## exp/tundra
==> flow/design.v (excerpt) <==
module top(
    input clk, rst,
    input [3:0] key_in,
    output [6:0] seg,
    output [7:0] sel,
    output reg [2:0] led, sel_led,
    output buz
);
Size in the first run: ~160 flip-flops, about 28 I/O pins, about 9800 um^2 of cells after synthesis.
Settings: LEC_CHECK=0, CAP_MARGIN=0, CELL_PAD_IN_SITES_GLOBAL_PLACEMENT=1, CORE_MARGIN=5, CORE_UTILIZATION=52, CTS_CLUSTER_DIAMETER=178, CTS_CLUSTER_SIZE=100, HOLD_SLACK_MARGIN=0.14, MAX_ROUTING_LAYER=met5, MIN_ROUTING_LAYER=met1, PLACE_DENSITY_LB_ADDON=0.24, SETUP_SLACK_MARGIN=-0.36, SLEW_MARGIN=20; clock period 9.7 ns.
run.sh (not shown) runs the stock make flow with config.mk's settings and CLKGATE_MAP_FILE=.
exp/tundra: no failed stages, no open violations at the end
Setup changes, exp/tundra to exp/harbor
- PLACE_DENSITY_LB_ADDON now 0.03, was 0.24
- SETUP_SLACK_MARGIN now 1.84, was -0.36
- CELL_PAD_IN_SITES_DETAIL_PLACEMENT now 1, previously not set
[summary]
Every stage of the flow completed for exp/harbor, and the final layout passed the timing, DRC and antenna checks.
In exp/harbor, the tally of clock buffers in the finished layout came out 2 below the value in exp/tundra.
On portion of the layout cell area used by non-clock buffers, exp/harbor and exp/tundra are basically level.
The total power of exp/harbor exceeds that of exp/tundra by 20 uW.
On post-layout worst setup margin: exp/harbor sits above exp/tundra.
Diff exp/tundra -> exp/harbor: share of cell area taken by flip-flops and latches ~0 delta, total sequential power ~0 delta, maximum VDD drop +7.9%, global-route total usage across every layer +3.4 points.
exp/harbor reports a lower post-layout minimum cycle time than exp/tundra does.
Inputs modified between exp/harbor and exp/onyx:
- PLACE_DENSITY_LB_ADDON no longer set, was 0.03
- SETUP_SLACK_MARGIN now -0.36, was 1.84
- PLACE_DENSITY now 0.42, previously not set
- GPL_ROUTABILITY_DRIVEN now 0, previously not set
## What came out
- Between exp/harbor and exp/onyx, the difference in number of standard cells in the final layout excluding fillers is negligible.
- On number of clock-tree buffers in the layout: exp/onyx sits below exp/harbor.
- Final area essentially unchanged between exp/harbor and exp/onyx.
- The run with more setup slack is exp/harbor; exp/onyx has less.
- Against exp/harbor, exp/onyx reports a peak fanout along the critical path that is higher.
> inputs changed (exp/onyx -> exp/garnet)
- a change of SETUP_SLACK_MARGIN from -0.36 to 2.53
- a deleted PLACE_DENSITY that had been 0.42
- a deleted CTS_CLUSTER_DIAMETER that had been 178
- a deleted CELL_PAD_IN_SITES_DETAIL_PLACEMENT that had been 1
- a change of CELL_PAD_IN_SITES_GLOBAL_PLACEMENT from 1 to 0
- a change of CTS_CLUSTER_SIZE from 100 to 50
- a change of CORE_UTILIZATION from 52 to 64
- a deleted GPL_ROUTABILITY_DRIVEN that had been 0
--- outcome ---
Going from exp/onyx to exp/garnet, power density over cell area now larger; power saw an increase; final area saw an increase.
exp/garnet vs exp/onyx — net switching power dropped 24 uW.
Re post-cts repair resize count: exp/garnet and exp/onyx aren't equal, and the lower value belongs to exp/onyx.
Against exp/onyx, exp/garnet reports a met1 track demand over resource in global routing that is higher.
Final standard cell utilization of the core: exp/garnet vs exp/onyx up 15 points
Summary of exp/garnet over exp/onyx: total vias in the final route fell by about 0.5%, area after synthesis stayed essentially flat, portion of total power attributed to sequential cells fell by 1.7 points, detailed-route wire length per cell fell by 6.8%.


red:
top again, from the RTL that the note above started with.
// top
module top(
    input clk, rst,
    input [3:0] key_in,
    output [6:0] seg,
    output [7:0] sel,
    output reg [2:0] led, sel_led,
    output buz
);
clock: 4.81 ns
lec_check: 0
abc_area: 1
cap_margin: 20
core_margin: 2
core_utilization: 72
cts_cluster_diameter: 199
cts_cluster_size: 24
place_density_lb_addon: 0.14
slew_margin: 20
From the logs: red reached the end of the flow and failed the layout checks with setup timing.
Edits applied to the flow inputs when going from red to blue:
Settings: CTS_CLUSTER_DIAMETER: 199 -> unset; PLACE_DENSITY_LB_ADDON: 0.14 -> unset; CTS_CLUSTER_SIZE: 24 -> 99; the clock period (ns, I/O delays scaled along): 4.81 -> 4.56.
Of the runs red and blue, none of them finished clean.
Status red: flow complete, layout not clean - setup timing
Reported for red and blue, count of library flops with an enable pin turned out identical to the last digit.
The global-route wire length before repair in blue sits 2.7 mm above the value recorded for red.
[blue vs red] post-route standard cell area excluding fillers: higher in blue
Per the comparison of blue with red, post-synthesis xor/xnor area fraction roughly the same; combinational fraction of the cell area lower; wire length higher; proportion of final cell area spent on non-clock buffers higher.
[inputs] green vs blue
Settings: changing CTS_CLUSTER_SIZE from 99 to 15; changing CORE_UTILIZATION from 72 to 68; changing the clock period (ns, I/O delays scaled along) from 4.56 to 4.52.
### Flow results
Compared blue against green; multi-input gate share of the layout cell area within noise.
Final checks on green, whose flow otherwise completed, came back failing, citing setup timing.
green vs. blue: setup slack -0.013 ns, stage delay of the slowest cell on the critical path lost 0.03 ns.
#### Input delta (orange over green)
Settings: ABC_AREA removed (was 1); CTS_CLUSTER_SIZE removed (was 15); the clock period (ns, I/O delays scaled along) changed from 4.52 to 6.75.
==> results <==
- orange: global routing usage on met3 lower than green
- orange ran to completion and came out clean on the timing, DRC and antenna checks.
- Compared with green, in orange xor/xnor share of the synthesized area increased by 0.93 points relative to the old numbers, setup TNS +5.08 ns.


top again, from the RTL that the note above started with.
==> flow/config.mk <==
export PLATFORM = sky130hd
export DESIGN_NAME = top
export DESIGN_NICKNAME = top
export VERILOG_FILES = /design/flow/design.v
export SDC_FILE = /design/flow/constraint.sdc
export NUM_CORES = 4
export LEC_CHECK = 0
export CAP_MARGIN = 0
export CELL_PAD_IN_SITES_GLOBAL_PLACEMENT = 0
export CORE_MARGIN = 5
export CORE_UTILIZATION = 65
export CTS_CLUSTER_DIAMETER = 350
export CTS_CLUSTER_SIZE = 50
export HOLD_SLACK_MARGIN = 0.14
export MAX_ROUTING_LAYER = met5
export MIN_ROUTING_LAYER = met1
export SETUP_SLACK_MARGIN = 1.66
export SLEW_MARGIN = 20
==> flow/constraint.sdc <==
create_clock -name core_clock -period 9.7 [get_ports {clk}]
set_input_delay 1.9400 -clock core_clock [delete_from_list [all_inputs] [get_ports {clk}]]
set_output_delay 1.9400 -clock core_clock [all_outputs]
set_load 0.01 [all_outputs]
The baseline completed without violations.
Edit:
- CORE_MARGIN: 5 -> 2
- CORE_UTILIZATION: 65 -> 72
- CTS_CLUSTER_DIAMETER: 350 -> default
- CTS_CLUSTER_SIZE: 50 -> 17
- HOLD_SLACK_MARGIN: 0.14 -> default
- SETUP_SLACK_MARGIN: 1.66 -> default
- clock period: 9.7 -> 4.72 ns (I/O delays scaled with it)
With this change the flow ran to the end with violations: negative setup slack.
Setup slack is worse by 3000 ps.
First-iteration DRC count is higher by 100%.
Die size goes down by 17%.
Count of clock-buffer cells in the layout stays the same.
Wire length rises by 38%.
Power rises by 110%.
Design area goes up by 14%.


top again, from the RTL that the note above started with.
==> flow/design.v (excerpt) <==
module top(
    input clk, rst,
    input [3:0] key_in,
    output [6:0] seg,
    output [7:0] sel,
    output reg [2:0] led, sel_led,
    output buz
);
clock: 11.2 ns
lec_check: 0
abc_area: 1
cap_margin: 10
cell_pad_in_sites_detail_placement: 1
core_margin: 4
core_utilization: 31
cts_cluster_diameter: 318
place_density: 0.47
setup_slack_margin: 2.55
slew_margin: 10
The starting point completed without violations.
Rerun with:
Settings changed: ABC_AREA 1 to not set, CAP_MARGIN 10 to 20, CELL_PAD_IN_SITES_DETAIL_PLACEMENT 1 to not set, CORE_MARGIN 4 to 2, CORE_UTILIZATION 31 to 66, CTS_CLUSTER_DIAMETER 318 to not set, PLACE_DENSITY 0.47 to not set, SETUP_SLACK_MARGIN 2.55 to not set, SLEW_MARGIN 10 to 20.
Clock period 11.2 ns to 4.52 ns, I/O delays scaled along.
The changed run completed and failed the layout checks on negative setup slack; total power increases by 140%; synthesized area increases by 1.9%; core utilization increases by 48 points; via count increases by 11%; routed wire length increases by 4.2%; cell count decreases by 12%; setup slack gets worse by 5.1 ns; combinational power increases to 2.5 times its value.
Rerun with:
Settings changed: CTS_CLUSTER_SIZE set to 98.
Clock period 4.52 ns to 9.56 ns, I/O delays scaled along.
What happened: The changed run passed the timing, DRC and antenna checks; wire length fell by 17%; die size is unchanged; final area fell by 12%; final cell count fell by 11%; worst hold slack gets better by 0.095 ns; global-route usage fell by 3.8 points; sequential cell count is unchanged; core utilization fell by 10 points; worst setup slack gets better by 2.9 ns.
Rerun with:
Settings changed: CORE_UTILIZATION 66 to 56, CTS_CLUSTER_SIZE 98 to not set.
Clock period 9.56 ns to 8.76 ns, I/O delays scaled along.
=> The changed run produced a clean layout. Setup slack loses 0.74 ns. Final area grows by 0.54%. Global-route usage shrinks by 4.4 points. Area after synthesis is unchanged. Power grows by 11%.
Rerun with:
Settings changed: CORE_UTILIZATION 56 to 49.
Clock period 8.76 ns to 7.99 ns, I/O delays scaled along.
After rerunning: Routed wire length grows by 5.1%; via count grows by 0.69%; synthesized cell count stays the same; die area climbs by 14%; register-to-register slack is worse by 0.89 ns; utilization fell by 7.4 points; cell count went up by 2.9%.


build 35:
top again, from the RTL that the note above started with.
==> flow/design.v (excerpt) <==
module top(
    input clk, rst,
    input [3:0] key_in,
    output [6:0] seg,
    output [7:0] sel,
    output reg [2:0] led, sel_led,
    output buz
);
    wire [2:0] key_val;
    localparam  S1 = 3'd1,
                S2 = 3'd2,
                S3 = 3'd3,
                S4 = 3'd4;
    key u_key(
        .clk(clk),
        .rst(rst),
        .key_in(key_in),
        .key_val(key_val)
    );
    reg [20:0] data_to_show;
    seg u_seg(
        .clk(clk),
        .rst(rst),
        .seg(seg),
        .sel(sel),
        .data(data_to_show)
    );
    wire [20:0] data_clock, data_stopwatch, data_timer;
    wire [2:0] led_clock, led_timer;
    wire [2:0] key_val_clock, key_val_stopwatch, key_val_timer;
    reg [1:0] current_state, next_state;
    localparam  CLOCK       = 2'b00,
                STOPWATCH   = 2'b01,
                TIMER       = 2'b11;
    assign key_val_clock = (current_state == CLOCK) ? key_val : 3'd0;
    assign key_val_stopwatch = (current_state == STOPWATCH) ? key_val : 3'd0;
    assign key_val_timer = (current_state == TIMER) ? key_val : 3'd0;
    clock u_clock (
        .clk(clk),
        .rst(rst),
        .key_val(key_val_clock),
        .data(data_clock),
        .led(led_clock)
    );
    stopwatch u_stopwatch (
        .clk(clk),
        .rst(rst),
        .key_val(key_val_stopwatch),
        .data(data_stopwatch)
    );
    timer u_timer (
        .clk(clk),
        .rst(rst),
        .key_val(key_val_timer),
        .data(data_timer),
        .led(led_timer),
        .buz(buz)
    );
    always @(posedge clk or negedge rst) begin
        if (!rst) begin
            current_state <= CLOCK;
        end else begin
            current_state <= next_state;
        end
    end
  ...
make LEC_CHECK=0 ABC_AREA=1 CAP_MARGIN=0 CELL_PAD_IN_SITES_GLOBAL_PLACEMENT=0 CORE_MARGIN=2 CORE_UTILIZATION=72 CTS_CLUSTER_SIZE=45 HOLD_SLACK_MARGIN=0.3 MAX_ROUTING_LAYER=met5 MIN_ROUTING_LAYER=met1 PLACE_DENSITY_LB_ADDON=0.07 SETUP_SLACK_MARGIN=1.38 SLEW_MARGIN=20 finish   # period 4.72 ns
Build 35: complete, dirty (setup timing)
Here is what was changed in the inputs of build 56 compared with build 35.
# build 35
export LEC_CHECK = 0
export ABC_AREA = 1
export CAP_MARGIN = 0
export CELL_PAD_IN_SITES_GLOBAL_PLACEMENT = 0
export CORE_MARGIN = 2
export CORE_UTILIZATION = 72
export CTS_CLUSTER_SIZE = 45
export HOLD_SLACK_MARGIN = 0.3
export MAX_ROUTING_LAYER = met5
export MIN_ROUTING_LAYER = met1
export PLACE_DENSITY_LB_ADDON = 0.07
export SETUP_SLACK_MARGIN = 1.38
export SLEW_MARGIN = 20
create_clock -name core_clock -period 4.72 [get_ports {clk}]
# build 56
export LEC_CHECK = 0
export CAP_MARGIN = 20
export CORE_MARGIN = 2
export CORE_UTILIZATION = 72
export SLEW_MARGIN = 20
create_clock -name core_clock -period 7.99 [get_ports {clk}]
==> results <==
- Both conditions hold for build 56: the flow ran to the end and the final layout passed the timing, DRC and antenna checks.
- Summary of build 56 over build 35: number of nets at floorplan down 127, setup slack picked up an extra 2020 ps, relative slew slack decreased by 7.1 points relative to the old numbers, via count of the first global-routing pass saw a decrease, arrival time reported for the critical path endpoint shows an increase of 590 ps.
- The summed standard-cell area reported by yosys reported for build 56 is greater than that of build 35 by about 1.9%.
- As of build 56, total wire length after detailed routing had fallen by more than a quarter compared to build 35.
- The total power after layout in build 35 is 1.7 times that in build 56.
Input changes introduced in build 46 (baseline for comparison: build 56):
# build 56
export LEC_CHECK = 0
export CAP_MARGIN = 20
export CORE_MARGIN = 2
export CORE_UTILIZATION = 72
export SLEW_MARGIN = 20
create_clock -name core_clock -period 7.99 [get_ports {clk}]
# build 46
export LEC_CHECK = 0
export CAP_MARGIN = 20
export CORE_MARGIN = 2
export CORE_UTILIZATION = 40
export SLEW_MARGIN = 20
create_clock -name core_clock -period 7.99 [get_ports {clk}]
--- outcome ---
Status: number of flops mapped to enable cells by yosys parity (build 46, build 56)
Slew at the pin closest to its max-slew limit, build 46 and build 56: lower on build 56
Changes observed in build 46 relative to build 56: ratio of total power to cell area moved down; wire length on met2 moved down; met3 demand-to-capacity share in global routing moved down; number of global-route vias before repair moved down.
Going from build 56 to build 46, the fraction of power consumed by sequential logic was found to have gone up by 0.8 points.
The fraction of area in multi-input gates reported for build 46 is smaller than that of build 56 by 0.77 points.
## Diff of input files: build 40 against build 46
# build 46
export LEC_CHECK = 0
export CAP_MARGIN = 20
export CORE_MARGIN = 2
export CORE_UTILIZATION = 40
export SLEW_MARGIN = 20
create_clock -name core_clock -period 7.99 [get_ports {clk}]
# build 40
export LEC_CHECK = 0
export ABC_AREA = 1
export CAP_MARGIN = 20
export CORE_MARGIN = 2
export CORE_UTILIZATION = 68
export CTS_CLUSTER_DIAMETER = 355
export SLEW_MARGIN = 20
create_clock -name core_clock -period 4.65 [get_ports {clk}]
--- outcome ---
- [build 40] flow finished | final checks: failed | reasons: setup timing
- Build 46 finished every stage and its layout cleared the timing, DRC and antenna checks.
- Between build 46 and build 40, post-detailed-route via-to-cell ratio increased.
- Relative to build 46, the first-iteration DRC count measured on build 40 has increased by more than half.
- [diff] hold slack, build 40 relative to build 46: regression
- Build 40 vs build 46: total via count in the routed design up by more than 10%
- Proportion of power drawn by the clock network was higher in the run labelled build 40.
- [compare] base=build 46 new=build 40: non-clock inverter instance count of the final layout grew by 156, post-layout instance area grew by about 9%.
- Run comparison: build 40 critical path's slowest cell dfrtp_1; build 46 critical path's slowest cell a31oi_1


top again, from the RTL that the note above started with.
Design top, start of the top module:
module top(
    input clk, rst,
    input [3:0] key_in,
    output [6:0] seg,
    output [7:0] sel,
    output reg [2:0] led, sel_led,
    output buz
);
    wire [2:0] key_val;
    localparam  S1 = 3'd1,
                S2 = 3'd2,
                S3 = 3'd3,
                S4 = 3'd4;
    key u_key(
        .clk(clk),
        .rst(rst),
        .key_in(key_in),
        .key_val(key_val)
    );
    reg [20:0] data_to_show;
    seg u_seg(
        .clk(clk),
        .rst(rst),
        .seg(seg),
        .sel(sel),
        .data(data_to_show)
    );
    wire [20:0] data_clock, data_stopwatch, data_timer;
    wire [2:0] led_clock, led_timer;
    wire [2:0] key_val_clock, key_val_stopwatch, key_val_timer;
    reg [1:0] current_state, next_state;
    localparam  CLOCK       = 2'b00,
                STOPWATCH   = 2'b01,
                TIMER       = 2'b11;
    assign key_val_clock = (current_state == CLOCK) ? key_val : 3'd0;
    assign key_val_stopwatch = (current_state == STOPWATCH) ? key_val : 3'd0;
    assign key_val_timer = (current_state == TIMER) ? key_val : 3'd0;
    clock u_clock (
        .clk(clk),
        .rst(rst),
        .key_val(key_val_clock),
        .data(data_clock),
        .led(led_clock)
    );
    stopwatch u_stopwatch (
        .clk(clk),
        .rst(rst),
        .key_val(key_val_stopwatch),
        .data(data_stopwatch)
    );
    timer u_timer (
        .clk(clk),
        .rst(rst),
        .key_val(key_val_timer),
        .data(data_timer),
        .led(led_timer),
  ...
==> flow/config.mk <==
export PLATFORM = sky130hd
export DESIGN_NAME = top
export DESIGN_NICKNAME = top
export VERILOG_FILES = /design/flow/design.v
export SDC_FILE = /design/flow/constraint.sdc
export NUM_CORES = 4
export LEC_CHECK = 0
export ABC_AREA = 1
export CAP_MARGIN = 20
export CORE_ASPECT_RATIO = 0.7
export CORE_MARGIN = 2
export CORE_UTILIZATION = 72
export CTS_CLUSTER_DIAMETER = 397
export CTS_CLUSTER_SIZE = 99
export SLEW_MARGIN = 20
==> flow/constraint.sdc <==
create_clock -name core_clock -period 4.56 [get_ports {clk}]
set_input_delay 0.9120 -clock core_clock [delete_from_list [all_inputs] [get_ports {clk}]]
set_output_delay 0.9120 -clock core_clock [all_outputs]
set_load 0.01 [all_outputs]
The starting point finished but fails on negative setup slack.
Next try:
ABC_AREA = default   (was 1)
CORE_ASPECT_RATIO = default   (was 0.7)
CTS_CLUSTER_DIAMETER = default   (was 397)
CTS_CLUSTER_SIZE = 24   (was 99)
clock period = 4.81 ns   (was 4.56 ns; I/O delays follow)
The changed run produced a layout that fails on negative setup slack.
Final area increases by 1.3%.
Wire length drops by about 4.4%.
Core utilization is about the same.
Worst hold slack gets better by 38 ps.
Worst setup slack is worse by 72 ps.
Non-clock buffer count came out higher by 37.
Next try:
ABC_AREA = 1   (was default)
CORE_ASPECT_RATIO = 0.92   (was default)
CTS_CLUSTER_DIAMETER = 199   (was default)
CTS_CLUSTER_SIZE = 40   (was 24)
PLACE_DENSITY_LB_ADDON = 0.14   (was default)
SETUP_SLACK_MARGIN = 1.43   (was default)
=> The new run finished with negative setup slack left; design area falls by about 3.7%; setup slack gains 37 ps; power rises by about 3.7%; worst hold slack loses 15 ps; utilization falls by 1.8 points.
Next try:
ABC_AREA = default   (was 1)
CORE_ASPECT_RATIO = default   (was 0.92)
CORE_UTILIZATION = 16   (was 72)
CTS_CLUSTER_DIAMETER = default   (was 199)
CTS_CLUSTER_SIZE = default   (was 40)
PLACE_DENSITY_LB_ADDON = default   (was 0.14)
SETUP_SLACK_MARGIN = default   (was 1.43)
clock period = 14.9 ns   (was 4.81 ns; I/O delays follow)
This time the run passed the timing, DRC and antenna checks.
Worst hold slack degrades by 35 ps.
Setup slack improves by 6900 ps.
Area after synthesis came out higher slightly.
Flip-flop count stays the same.
Power and IR drop assume default switching activity.
